## alu
module alu #(
    parameter INST_W = 4,
    parameter INT_W  = 6,
    parameter FRAC_W = 10,
    parameter DATA_W = INT_W + FRAC_W
)(
    input                      i_clk,
    input                      i_rst_n,
    input                      i_in_valid,
    output                     o_busy,
    input         [INST_W-1:0] i_inst,
    input  signed [DATA_W-1:0] i_data_a,
    input  signed [DATA_W-1:0] i_data_b,
    output                     o_out_valid,
    output        [DATA_W-1:0] o_data
);
localparam SADD = 4'd0;  
localparam SSUB = 4'd1;  
localparam SMUL = 4'd2;  
localparam SACC = 4'd3;  
localparam SOFT = 4'd4;  
localparam XOR = 4'd5;   
localparam ARSH = 4'd6;  
localparam LROT = 4'd7;  
localparam CLZ = 4'd8;   
localparam RM4 = 4'd9;   
localparam MEM_H = 16;   
integer i;
localparam RANGE1 = 6'b100000;
localparam RANGE2 = 6'b010000;
localparam RANGE3 = 6'b001000;
localparam RANGE4 = 6'b000100;
localparam RANGE5 = 6'b000010;
localparam RANGE6 = 6'b000001;
localparam WAIT = 1'b0;
localparam EXE = 1'b1;
reg signed [DATA_W-1:0] comb_result; 
reg [DATA_W-1:0] rot_result; 
reg [DATA_W-1:0] add_sub_result;
reg signed [DATA_W+3:0] acc_result20;
reg signed [DATA_W-1:0] acc_result;
reg signed [DATA_W:0] add_sub_result17;
reg [DATA_W-1:0] arsh_result;
reg [2*DATA_W-1:0] lrot_base;
reg [DATA_W-1:0] lrot_result;
reg [4:0] clz_result;
reg [12:0] rm4_result;
reg [7:0] clz8;
reg [3:0] clz4;
wire [5:0] soft_range;
reg signed [DATA_W-1:0] soft_result;
reg [DATA_W-1:0] o_data_buffer;
reg busy_buffer;
reg ovalid_buffer;
reg [INST_W-1:0] inst_buffer;
reg signed [DATA_W-1:0] data_a_buffer;
reg signed [DATA_W-1:0] data_b_buffer;
reg signed [DATA_W+3:0] acc_mem [MEM_H-1:0];     
reg cs, ns;
  ...
Size: roughly 370 flip-flops, about 0.041 sq mm of cells after synthesis.
clock: 6.05 ns
lec_check: 0
cap_margin: 15
cell_pad_in_sites_global_placement: 2
core_aspect_ratio: 0.68
core_margin: 6
core_utilization: 40
cts_cluster_size: 48
gpl_routability_driven: 0
gpl_timing_driven: 0
setup_slack_margin: 1.19
slew_margin: 10
tns_end_percent: 80
run.sh (not shown) runs the stock make flow with config.mk's settings and CLKGATE_MAP_FILE=.
The starting point produced a layout that fails on setup timing.
Rerun with:
- CAP_MARGIN: 15 -> 20
- CELL_PAD_IN_SITES_GLOBAL_PLACEMENT: 2 -> not set
- CORE_ASPECT_RATIO: 0.68 -> not set
- CORE_MARGIN: 6 -> 2
- CORE_UTILIZATION: 40 -> 72
- CTS_CLUSTER_DIAMETER: not set -> 295
- CTS_CLUSTER_SIZE: 48 -> 16
- GPL_ROUTABILITY_DRIVEN: 0 -> not set
- GPL_TIMING_DRIVEN: 0 -> not set
- SETUP_SLACK_MARGIN: 1.19 -> 0.91
- SLEW_MARGIN: 10 -> 20
- TNS_END_PERCENT: 80 -> 10
- clock period: 6.05 -> 4.96 ns (I/O delays scaled with it)
After rerunning: The changed run ended with an error in global routing (5_1_grt) on GRT-0116. Die area goes down by 47%. Synthesized cell count is unchanged. Synthesized area stays the same.
Rerun with:
- CTS_CLUSTER_DIAMETER: 295 -> not set
- CTS_CLUSTER_SIZE: 16 -> 37
- PLACE_DENSITY: not set -> 0.67
- SETUP_SLACK_MARGIN: 0.91 -> 2.74
- TNS_END_PERCENT: 10 -> not set
- clock period: 4.96 -> 9.23 ns (I/O delays scaled with it)
With this change the flow produced a layout that fails on setup timing.
Synthesized area stays the same.
Die area stays the same.
Synthesized cell count is unchanged.
Rerun with:
- CORE_UTILIZATION: 72 -> 70
- CTS_CLUSTER_DIAMETER: not set -> 307
- CTS_CLUSTER_SIZE: 37 -> 46
- HOLD_SLACK_MARGIN: not set -> -0.09
- PLACE_DENSITY: 0.67 -> not set
- SETUP_SLACK_MARGIN: 2.74 -> 0.37
- clock period: 9.23 -> 3.09 ns (I/O delays scaled with it)
After rerunning: The changed run died in global routing (5_1_grt) (GRT-0116). Area after synthesis does not change. Die size climbs by a few percent. Synthesized cell count is unchanged.
Rerun with:
- CAP_MARGIN: 20 -> 15
- CELL_PAD_IN_SITES_GLOBAL_PLACEMENT: not set -> 2
- CORE_ASPECT_RATIO: not set -> 0.54
- CORE_UTILIZATION: 70 -> 40
- CTS_CLUSTER_DIAMETER: 307 -> not set
- CTS_CLUSTER_SIZE: 46 -> 48
- HOLD_SLACK_MARGIN: -0.09 -> not set
- SETUP_SLACK_MARGIN: 0.37 -> -0.3
- TNS_END_PERCENT: not set -> 35
- clock period: 3.09 -> 6.05 ns (I/O delays scaled with it)
The changed run completed and failed the layout checks on setup timing.
Die area goes up by 74%.
Area after synthesis stays the same.
Synthesized cell count is unchanged.

---

Starting RTL as in the previous note.
## alu
module alu #(
    parameter INST_W = 4,
    parameter INT_W  = 6,
    parameter FRAC_W = 10,
    parameter DATA_W = INT_W + FRAC_W
)(
    input                      i_clk,
    input                      i_rst_n,
    input                      i_in_valid,
    output                     o_busy,
    input         [INST_W-1:0] i_inst,
    input  signed [DATA_W-1:0] i_data_a,
    input  signed [DATA_W-1:0] i_data_b,
    output                     o_out_valid,
    output        [DATA_W-1:0] o_data
);
clock: 6.05 ns
lec_check: 0
cap_margin: 15
cell_pad_in_sites_global_placement: 2
core_aspect_ratio: 0.68
core_margin: 6
core_utilization: 40
cts_cluster_size: 48
gpl_timing_driven: 0
setup_slack_margin: 1.19
slew_margin: 20
tns_end_percent: 80
The first run produced a layout that fails on setup timing.
Edit:
- CAP_MARGIN: 15 -> 20
- CELL_PAD_IN_SITES_GLOBAL_PLACEMENT: 2 -> not set
- CORE_ASPECT_RATIO: 0.68 -> not set
- CORE_MARGIN: 6 -> 2
- CORE_UTILIZATION: 40 -> 64
- CTS_CLUSTER_SIZE: 48 -> not set
- GPL_TIMING_DRIVEN: 0 -> not set
- SETUP_SLACK_MARGIN: 1.19 -> not set
- TNS_END_PERCENT: 80 -> not set
- clock period: 6.05 -> 10.5 ns (I/O delays scaled with it)
Now the flow ran to the end with no violations.
Sequential share of layout area is higher by 2.3 points.
Worst setup slack is better by 4.3 ns.
Clock-buffer cell count is lower by 4.
Clock skew is lower by 0.020 ns.
Routed wire length is lower by 25%.
Via count is lower by 3.9%.
Design area is lower by 12%.
Cell count is lower by 13%.
Edit:
- CORE_UTILIZATION: 64 -> 72
- CTS_CLUSTER_SIZE: not set -> 47
- HOLD_SLACK_MARGIN: not set -> -0.09
- PLACE_DENSITY_LB_ADDON: not set -> 0.01
- SETUP_SLACK_MARGIN: not set -> 2.74
- TNS_END_PERCENT: not set -> 5
- clock period: 10.5 -> 9.23 ns (I/O delays scaled with it)
=> With this change the flow finished but failed the layout checks on setup timing. Final cell count increases slightly. Sequential share of layout area is lower by 0.90 points. Via count goes up by a few percent. Global-route usage rises by 8.0 points. Final area went up by a few percent. Flip-flop count is unchanged. Utilization went up by 12 points. First-iteration DRC count came out higher by about a fifth. Hold slack is worse by 0.0052 ns. Fmax is higher by roughly a tenth. Routed wire length goes up by a few percent.
Edit:
- CORE_UTILIZATION: 72 -> 40
- CTS_CLUSTER_SIZE: 47 -> not set
- HOLD_SLACK_MARGIN: -0.09 -> not set
- PLACE_DENSITY_LB_ADDON: 0.01 -> not set
- SETUP_SLACK_MARGIN: 2.74 -> not set
- TNS_END_PERCENT: 5 -> not set
- clock period: 9.23 -> 11.0 ns (I/O delays scaled with it)
The changed run produced a clean layout.
Synthesized cell count stays the same.
Routed wire length goes up by 0.70%.
Utilization goes down by 38 points.
Cell count goes up by about 7%.
Worst hold slack barely changes.
Synthesized area does not change.
Sequential share of layout area goes up by 0.67 points.
Design area goes down by about 3.3%.
Via count goes down by about 9%.
Edit:
- ABC_AREA: not set -> 1
- CORE_UTILIZATION: 40 -> 72
- CTS_CLUSTER_DIAMETER: not set -> 295
- CTS_CLUSTER_SIZE: not set -> 16
- HOLD_SLACK_MARGIN: not set -> 0.29
- PLACE_DENSITY: not set -> 0.37
- SETUP_SLACK_MARGIN: not set -> 0.91
- TNS_END_PERCENT: not set -> 10
- clock period: 11.0 -> 4.96 ns (I/O delays scaled with it)
The new run ended with an error in clock tree synthesis (4_1_cts).
Die size is lower by 42%.
Synthesized area is higher by 4.1%.
Synthesized cell count is higher by 22%.

---

== run 1 ==
Starting RTL as in the previous note.
clock: 9.92 ns
lec_check: 0
abc_area: 1
cap_margin: 5
core_margin: 2
core_utilization: 70
cts_cluster_diameter: 269
gpl_routability_driven: 0
gpl_timing_driven: 1
hold_slack_margin: -0.08
max_routing_layer: met5
min_routing_layer: met1
slew_margin: 20
The inputs of run 2 differ from those of run 1 as listed below.
==> flow/config.mk <==
export PLATFORM = sky130hd
export DESIGN_NAME = alu
export DESIGN_NICKNAME = alu
export VERILOG_FILES = /design/flow/design.v
export SDC_FILE = /design/flow/constraint.sdc
export NUM_CORES = 4
export LEC_CHECK = 0
export CAP_MARGIN = 20
export CORE_MARGIN = 2
export CORE_UTILIZATION = 40
export SLEW_MARGIN = 20
==> flow/constraint.sdc <==
create_clock -name core_clock -period 10.5 [get_ports {i_clk}]
set_input_delay 2.1000 -clock core_clock [delete_from_list [all_inputs] [get_ports {i_clk}]]
set_output_delay 2.1000 -clock core_clock [all_outputs]
set_load 0.01 [all_outputs]
Results
Run 2 finished every stage and its layout cleared the timing, DRC and antenna checks.
First-iteration DRC count sits lower in run 2 than in run 1.
Run 2 reports its critical path's slowest cell as sky130_fd_sc_hd__dfrtp_2 while run 1 reports sky130_fd_sc_hd__o21ai_0.
Run 1 → run 2: floorplan die area rose 67%, met3 usage down 8.5 points, synthesized area fell about 4%.
For run 3, these inputs were changed with respect to run 2:
diff --git a/flow/config.mk b/flow/config.mk
--- a/flow/config.mk
+++ b/flow/config.mk
@@ -9,3 +9,4 @@
 export CORE_MARGIN = 2
-export CORE_UTILIZATION = 40
+export CORE_UTILIZATION = 66
+export SETUP_SLACK_MARGIN = 0.79
 export SLEW_MARGIN = 20
==> flow/constraint.sdc <==
create_clock -name core_clock -period 3.09 [get_ports {i_clk}]
set_input_delay 0.6180 -clock core_clock [delete_from_list [all_inputs] [get_ports {i_clk}]]
set_output_delay 0.6180 -clock core_clock [all_outputs]
set_load 0.01 [all_outputs]
Notes after the runs:
- Of run 2 and run 3, only run 3 never reached the final stage.
- Compared with run 2, in run 3 die outline height shows a reduction of 22%, post-place instance area rose 19%, post-CTS setup buffer count went up 86, worst slack at placement -6.27 ns.
### run 3 -> run 4
diff --git a/flow/config.mk b/flow/config.mk
--- a/flow/config.mk
+++ b/flow/config.mk
@@ -7,6 +7,12 @@
 export LEC_CHECK = 0
+export ABC_AREA = 1
 export CAP_MARGIN = 20
 export CORE_MARGIN = 2
-export CORE_UTILIZATION = 66
-export SETUP_SLACK_MARGIN = 0.79
+export CORE_UTILIZATION = 72
+export CTS_CLUSTER_DIAMETER = 398
+export CTS_CLUSTER_SIZE = 10
+export HOLD_SLACK_MARGIN = 0.29
+export PLACE_DENSITY = 0.37
+export SETUP_SLACK_MARGIN = 0.91
 export SLEW_MARGIN = 20
+export TNS_END_PERCENT = 10
==> flow/constraint.sdc <==
create_clock -name core_clock -period 4.96 [get_ports {i_clk}]
set_input_delay 0.9920 -clock core_clock [delete_from_list [all_inputs] [get_ports {i_clk}]]
set_output_delay 0.9920 -clock core_clock [all_outputs]
set_load 0.01 [all_outputs]
Findings:
The log for run 4 ends in clock tree synthesis with error DPL-0033, so the run never completed. The die size of run 4 was superior to that of run 3. The area figure in the yosys stat output of run 4 is higher than that of run 3. Row compound-cell area share of the yosys netlist: run 4 lower / run 3 higher. In run 4 the number of distinct library cells after synthesis turned out about 24% lower than in run 3. Run 4 vs run 3, share of synthesized cell area in full adder, half adder and majority cells went down by 1.0 points. Summary of run 4 over run 3: yosys cell count increased 1043, simple-gate share of the synthesized area increased 7.2 points, cell area reported after detailed placement increased 2.9%, die width decreased 2.3%. [diff] netlist area before placement, run 4 relative to run 3: regression. Between run 4 and run 3, it is run 4 whose height of the die is lower, by 5.8 um.
